==> flow/design.v (excerpt) <==
module axi4_slave #(
    parameter int          NUM_REGS   = 4     ,
    parameter integer      ID_WIDTH   = 4     ,
    parameter integer      ADDR_WIDTH = 32    ,
    parameter integer      DATA_WIDTH = 32    ,
    parameter logic [31:0] BASE_ADDR  = 32'h0
)(
    input  logic                     ACLK,
    input  logic                     ARESETN,
    input  logic [ID_WIDTH-1:0]       S_AXI_AWID     ,
    input  logic [ADDR_WIDTH-1:0]     S_AXI_AWADDR   ,
    input  logic [7:0]                S_AXI_AWLEN    ,
    input  logic [2:0]                S_AXI_AWSIZE   ,
    input  logic [1:0]                S_AXI_AWBURST  ,
    input  logic                      S_AXI_AWVALID  ,
    output logic                      S_AXI_AWREADY  ,
    input  logic [DATA_WIDTH-1:0]     S_AXI_WDATA    ,
    input  logic [(DATA_WIDTH/8)-1:0] S_AXI_WSTRB    ,
    input  logic                      S_AXI_WLAST    ,
    input  logic                      S_AXI_WVALID   ,
    output logic                      S_AXI_WREADY   ,
    output logic [ID_WIDTH-1:0]       S_AXI_BID      ,
    output logic [1:0]                S_AXI_BRESP    ,
    output logic                      S_AXI_BVALID   ,
    input  logic                      S_AXI_BREADY   ,
    input  logic [ID_WIDTH-1:0  ]     S_AXI_ARID     ,
    input  logic [ADDR_WIDTH-1:0]     S_AXI_ARADDR   ,
    input  logic [7:0]                S_AXI_ARLEN    ,
    input  logic [2:0]                S_AXI_ARSIZE   ,
    input  logic [1:0]                S_AXI_ARBURST  ,
    input  logic                      S_AXI_ARVALID  ,
    output logic                      S_AXI_ARREADY  ,
    output logic [ID_WIDTH-1:0  ]     S_AXI_RID      ,
    output logic [DATA_WIDTH-1:0]     S_AXI_RDATA    ,
    output logic [1:0]                S_AXI_RRESP    ,
    output logic                      S_AXI_RLAST    ,
    output logic                      S_AXI_RVALID   ,
    input  logic                      S_AXI_RREADY   ,
    output logic                      write_en        ,
    output logic                      read_en
);
Settings: LEC_CHECK=0, CAP_MARGIN=5, CELL_PAD_IN_SITES_DETAIL_PLACEMENT=1, CELL_PAD_IN_SITES_GLOBAL_PLACEMENT=1, CORE_MARGIN=8, CORE_UTILIZATION=22, CTS_CLUSTER_SIZE=38, GPL_TIMING_DRIVEN=1, MAX_ROUTING_LAYER=met5, MIN_ROUTING_LAYER=met1, PLACE_DENSITY_LB_ADDON=0.01, SETUP_SLACK_MARGIN=-2.0, SLEW_MARGIN=15, TNS_END_PERCENT=75; clock period 155.0 ns.
run.sh (not shown) runs the stock make flow with config.mk's settings and CLKGATE_MAP_FILE=.
Edit:
- CAP_MARGIN: 5 -> 20
- CELL_PAD_IN_SITES_DETAIL_PLACEMENT: 1 -> unset
- CELL_PAD_IN_SITES_GLOBAL_PLACEMENT: 1 -> unset
- CORE_MARGIN: 8 -> 2
- CORE_UTILIZATION: 22 -> 65
- CTS_CLUSTER_SIZE: 38 -> unset
- GPL_TIMING_DRIVEN: 1 -> unset
- MAX_ROUTING_LAYER: met5 -> unset
- MIN_ROUTING_LAYER: met1 -> unset
- PLACE_DENSITY_LB_ADDON: 0.01 -> unset
- SETUP_SLACK_MARGIN: -2.0 -> unset
- SLEW_MARGIN: 15 -> 20
- TNS_END_PERCENT: 75 -> unset
- clock period: 155.0 -> 162.0 ns (I/O delays scaled with it)
What happened:
- The changed run ran to the end with no violations
- worst setup slack improved by 8.4 ns
- clock skew goes down by 0.0076 ns
- synthesized area does not change
- count of clock-buffer cells in the layout goes down by 14
- wire length goes down by about 30%
Edit:
- CORE_UTILIZATION: 65 -> 58
- clock period: 162.0 -> 137.0 ns (I/O delays scaled with it)
The changed run finished clean. Core utilization fell by 6.8 points. Cell count went up by 1.9%.
Edit:
- ABC_AREA: unset -> 1
- CORE_UTILIZATION: 58 -> 64
- PLACE_DENSITY: unset -> 0.6
- clock period: 137.0 -> 168.0 ns (I/O delays scaled with it)
After rerunning:
- clock-buffer cell count rises by 11
- routed wire length is higher by 9.4%
- global-route usage is higher by 2.6 points
- setup slack improves by 31 ns
- utilization rises by 4.3 points
- via count climbs by about 16%
- flip-flop count is unchanged

Setup of build 50:
Starting RTL as in the previous note.
Settings: LEC_CHECK=0, ABC_AREA=1, CAP_MARGIN=15, CORE_ASPECT_RATIO=0.69, CORE_MARGIN=2, CORE_UTILIZATION=72, CTS_CLUSTER_SIZE=10, PLACE_DENSITY=0.6, SLEW_MARGIN=20; clock period 82.5 ns.
Build 50: it failed with a tool error in 3_5_place_dp, so there are no final results.
### build 50 -> build 6
Settings: removing CORE_ASPECT_RATIO (formerly 0.69); changing CAP_MARGIN from 15 to 20; setting TNS_END_PERCENT to 5 for the first time; setting MAX_ROUTING_LAYER to met4 for the first time; removing CTS_CLUSTER_SIZE (formerly 10); changing PLACE_DENSITY from 0.6 to 0.66; changing the clock period (ns, I/O delays scaled along) from 82.5 to 86.0.
Findings:
- Build 6 terminated abnormally: 5_1_grt reported GRT-0116.
- Die extent in x in build 6 is about 17% below build 50.
- Delta(standard cell core area, build 6 - build 50) > 0
- The core utilization before placement reported for build 6 is smaller than that of build 50 by 0.50 points.
- Area after synthesis: build 50 vs build 6 identical
- Sort build 50 and build 6 by vertical die dimension, descending, and build 6 comes first.
- Final RePlAce weighted congestion (higher): build 6
> inputs changed (build 6 -> build 61)
Settings: CORE_UTILIZATION now 68, was 72; MAX_ROUTING_LAYER no longer set, was met4; PLACE_DENSITY now 0.62, was 0.66; CTS_CLUSTER_SIZE now 40, previously not set; TNS_END_PERCENT no longer set, was 5; HOLD_SLACK_MARGIN now 0.29, previously not set; CTS_CLUSTER_DIAMETER now 381, previously not set.
Findings:
In the reports for build 6 and build 61, the smaller final HPWL from detailed placement belongs to build 61.
Number of gates resized after CTS: build 61 < build 6
Higher clock buffer count from CTS among build 6 and build 61: build 6
Core area up 5.7% in build 61 wrt build 6
Across build 6 and build 61, no clean finish was achieved.
The flow ended early for build 6: it failed with a tool error in 5_1_grt.
Stage in which a tool error killed build 61: 5_1_grt.
